==> v25 <==
==> flow/design.v <==
module fpadder (output logic [31:0] sum, output logic ready,
                input logic [31:0] a, input logic clock, nreset);
    logic [31:0] m,n;       
    logic [1:0] exp;
	logic sign; 
    logic adding, stopOp, infNum, abSum, notNum, bigNum;    
	logic [7:0] exp_m, exp_n;        						  
	logic [22:0] manti_m, manti_n;						 
	logic [23:0] manti_m2, manti_n2, manti_m1, manti_n1;	 
	logic sign_m, sign_n;		 
    assign sign_m = m[31];
    assign sign_n = n[31];
    assign exp_m = {m[30:23]};
    assign exp_n = {n[30:23]};
    assign manti_m = {m[22:0]};
    assign manti_n = {n[22:0]};
	assign manti_m2 = {1'b1, manti_m};
	assign manti_n2 = {1'b1, manti_n};
	always_comb 
      begin
        notNum = (exp_m == 255 & manti_m != 0) || (exp_n == 255 & manti_n != 0);  
		bigNum = (exp_m == 255 & manti_m == 0) || (exp_n == 255 & manti_n == 0);
      end 
    always_comb 
      begin
        exp = (exp_m > exp_n)? 2'b10 : (exp_m < exp_n)? 2'b01 : 2'b00;
        sign = (sign_m == sign_n)? '1 : '0;
      end
    always_comb
      begin
          if (exp == 2'b10) begin
            manti_n1 = manti_n2 >> (exp_m - exp_n);       
			manti_m1 = manti_m2;  
			end
          else if (exp == 2'b01) begin
            manti_m1 = manti_m2 >> (exp_n - exp_m);
			manti_n1 = manti_n2;	
			end
          else begin
			manti_m1 = manti_m2; 
			manti_n1 = manti_n2;	
			end
      end                                                
    logic [24:0] manti_m3, manti_n3, sum_manti;
    logic [7:0]  sum_exp;
    logic sum_sign;
    assign manti_m3 = {1'b0, manti_m1[23:0]};
    assign manti_n3 = {1'b0, manti_n1[23:0]};
    always_ff @(posedge clock, negedge nreset)      
      if(!nreset) begin
      	sum_manti <= 0;
        sum_exp <= 0; 
        sum_sign <= 0; end
      else if (adding == '1) begin	 
        if (sign == '1) begin               
        sum_manti <= (manti_n3 + manti_m3);    
		sum_exp <= (exp ==  2'b10)? exp_m : exp_n;
        sum_sign <= sign_m; end
        else if (sign == '0 & exp == 2'b10) begin
      	sum_manti <= manti_m3 - manti_n3;
		sum_exp <= exp_m; 
        sum_sign <= sign_m; end
        else if (sign == '0 & exp == 2'b01) begin
      	sum_manti <= manti_n3 - manti_m3;
      	sum_exp <= exp_n; 
        sum_sign <= sign_n; end
        else if (sign == '0 & exp == 2'b00) begin
       	sum_manti <= (manti_m3 > manti_n3)? (manti_m3 - manti_n3) : (manti_m3 < manti_n3)? (manti_n3 - manti_m3) : 25'h1000000;
      	sum_exp <= (manti_m3 > manti_n3)? exp_m : (manti_m3 < manti_n3)? exp_n : 8'h0; 
        sum_sign <= (manti_m3 > manti_n3)? sign_m : (manti_m3 < manti_n3)? sign_n : '0; end 	end
	  else if (stopOp == 1) begin
		sum_manti[24:23] <= 2'b01;
		sum_manti[22:0] <= 23'h7fffff;
      	sum_exp <= 8'hff; 
        sum_sign <= '0; end
	  else if (infNum == 1) begin
		if (sign == 1) begin			 
			sum_manti[24:23] <= 2'b01;
			sum_manti[22:0] <= 0;
			sum_exp <= 8'hff; 
			sum_sign <= sign_m; end	
		else begin						 
			sum_manti[24:23] <= 2'b01;
			sum_manti[22:0] <= 0;
			sum_exp <= (exp == 2'b0) ? 8'h0 : 8'hff; 
			sum_sign <= (exp == 2'b10)? sign_m : (exp == 2'b01)? sign_n : 1'b0; end	end				
      always_ff @(posedge clock, negedge nreset)
		if(!nreset)
			sum <= 0;
		else if(abSum == 1) begin
        if (sum_manti[24] == 1)	begin 
			if (sum_exp == 254)						 
				sum <= {sum_sign, 8'hff, 23'b0};      
			else if (sum_exp == 0 & sum_manti[22:0] == 0)
				sum <= 0;
			else 
				sum <= {sum_sign, sum_exp + 8'b1, sum_manti[23:1]}; end			
        else begin
			if (sum_manti[23] == 1)
			sum <= {sum_sign, sum_exp, sum_manti[22:0]};  
			else if (sum_manti[22] == 1)
			sum <= {sum_sign, (sum_exp - 8'h1), sum_manti[21:0], 1'b0}; 
			else if (sum_manti[21] == 1)
			sum <= {sum_sign, (sum_exp - 8'h2), sum_manti[20:0], 2'b0};
			else if (sum_manti[20] == 1)
			sum <= {sum_sign, (sum_exp - 8'h3), sum_manti[19:0], 3'b0};
			else if (sum_manti[19] == 1)
			sum <= {sum_sign, (sum_exp - 8'h4), sum_manti[18:0], 4'b0};
			else if (sum_manti[18] == 1)
			sum <= {sum_sign, (sum_exp - 8'h5), sum_manti[17:0], 5'b0}; 
			else if (sum_manti[17] == 1)
			sum <= {sum_sign, (sum_exp - 8'h6), sum_manti[16:0], 6'b0};
			else if (sum_manti[16] == 1)
			sum <= {sum_sign, (sum_exp - 8'h7), sum_manti[15:0], 7'b0};
			else if (sum_manti[15] == 1)
			sum <= {sum_sign, (sum_exp - 8'h8), sum_manti[14:0], 8'b0};
			else if (sum_manti[14] == 1)
			sum <= {sum_sign, (sum_exp - 8'h9), sum_manti[13:0], 9'b0}; 
			else if (sum_manti[13] == 1)
			sum <= {sum_sign, (sum_exp - 8'ha), sum_manti[12:0], 10'b0};
			else if (sum_manti[12] == 1)
			sum <= {sum_sign, (sum_exp - 8'hb), sum_manti[11:0], 11'b0};
			else if (sum_manti[11] == 1)
			sum <= {sum_sign, (sum_exp - 8'hc), sum_manti[10:0], 12'b0};
			else if (sum_manti[10] == 1)
			sum <= {sum_sign, (sum_exp - 8'hd), sum_manti[9:0], 13'b0}; 
			else if (sum_manti[9] == 1)
			sum <= {sum_sign, (sum_exp - 8'he), sum_manti[8:0], 14'b0};
			else if (sum_manti[8] == 1)
			sum <= {sum_sign, (sum_exp - 8'hf), sum_manti[7:0], 15'b0};
			else if (sum_manti[7] == 1)
			sum <= {sum_sign, (sum_exp - 8'h10), sum_manti[6:0], 16'b0};
			else if (sum_manti[6] == 1)
			sum <= {sum_sign, (sum_exp - 8'h11), sum_manti[5:0], 17'b0};
			else if (sum_manti[5] == 1)
			sum <= {sum_sign, (sum_exp - 8'h12), sum_manti[4:0], 18'b0};
			else if (sum_manti[4] == 1)
			sum <= {sum_sign, (sum_exp - 8'h13), sum_manti[3:0], 19'b0};
			else if (sum_manti[3] == 1)
			sum <= {sum_sign, (sum_exp - 8'h14), sum_manti[2:0], 20'b0}; 
			else if (sum_manti[2] == 1)
			sum <= {sum_sign, (sum_exp - 8'h15), sum_manti[1:0], 21'b0};
			else if (sum_manti[1] == 1)
			sum <= {sum_sign, (sum_exp - 8'h16), sum_manti[0], 22'b0};
			else if (sum_manti[0] == 1)
			sum <= {sum_sign, (sum_exp - 8'h17), 23'b0};
			end
			end
	enum {start, loadN1, loadN2, pred, asblSum, stop} state;
    always_ff @(posedge clock, negedge nreset)
    	if(!nreset)begin
    		state <= start;
			m <= 0;
			n <= 0;
			ready <= 0;
			infNum <= 0;
			stopOp <= 0;
			adding <= 0;
			abSum <= 0;  end
    	else begin
			ready <= 0;
			infNum <= 0;
			stopOp <= 0;
			adding <= 0;
			abSum <= 0;
			case(state)
				start:begin
					state <= loadN1; end
				loadN1:begin
					n <= a;
					state <= loadN2; end
				loadN2:begin
					m <= a;
					state <= pred; end
				pred: begin
					state <= asblSum;
					if (!notNum & bigNum)
						infNum <= 1;
					else if (notNum)
						stopOp <= 1;
					else
						adding <= 1; end
				asblSum:begin
					state <= stop;
					abSum <= 1; end
				stop:begin
					ready <= 1;
					state <= start; end				
            endcase
			end		
endmodule
==> flow/run.sh <==
#!/bin/bash
# the make line also repeats each setting of config.mk as NAME=value (left out here)
make -C /OpenROAD-flow-scripts/flow DESIGN_CONFIG=/design/flow/config.mk WORK_HOME=/design/flow/orfs CLKGATE_MAP_FILE= finish
==> flow/config.mk <==
export PLATFORM = sky130hd
export DESIGN_NAME = fpadder
export DESIGN_NICKNAME = fpadder
export VERILOG_FILES = /design/flow/design.v
export SDC_FILE = /design/flow/constraint.sdc
export NUM_CORES = 4
export LEC_CHECK = 0
export ABC_AREA = 1
export CAP_MARGIN = 30
export CELL_PAD_IN_SITES_DETAIL_PLACEMENT = 2
export CELL_PAD_IN_SITES_GLOBAL_PLACEMENT = 2
export CORE_ASPECT_RATIO = 0.54
export CORE_MARGIN = 2
export CORE_UTILIZATION = 18
export CTS_CLUSTER_DIAMETER = 377
export GPL_ROUTABILITY_DRIVEN = 0
export GPL_TIMING_DRIVEN = 0
export SLEW_MARGIN = 20
export TNS_END_PERCENT = 35
==> flow/constraint.sdc <==
create_clock -name core_clock -period 20.0 [get_ports {clock}]
set_input_delay 4.0000 -clock core_clock [delete_from_list [all_inputs] [get_ports {clock}]]
set_output_delay 4.0000 -clock core_clock [all_outputs]
set_load 0.01 [all_outputs]
==> v2 (differences from v25) <==
- ABC_AREA: 1 -> unset
- CAP_MARGIN: 30 -> 20
- CELL_PAD_IN_SITES_DETAIL_PLACEMENT: 2 -> unset
- CORE_ASPECT_RATIO: 0.54 -> unset
- CORE_UTILIZATION: 18 -> 40
- CTS_CLUSTER_DIAMETER: 377 -> unset
- GPL_ROUTABILITY_DRIVEN: 0 -> unset
- TNS_END_PERCENT: 35 -> unset
==> summary of the runs <==
Of v2 and v25, v25 has the higher cell count (gap 27%, measured against v25). Clock power: v2 is higher than v25 (about 2%). Between v2 and v25, the lower global-route usage is in v25 (gap 17 points). Area after synthesis: v2 is higher than v25 (1.9%). Of v25 and v2, v2 has the higher sequential share of layout area (gap 0.48 points). Critical path depth: v25 is higher than v2 (10).
Power is estimated from default activity; no workload was simulated.
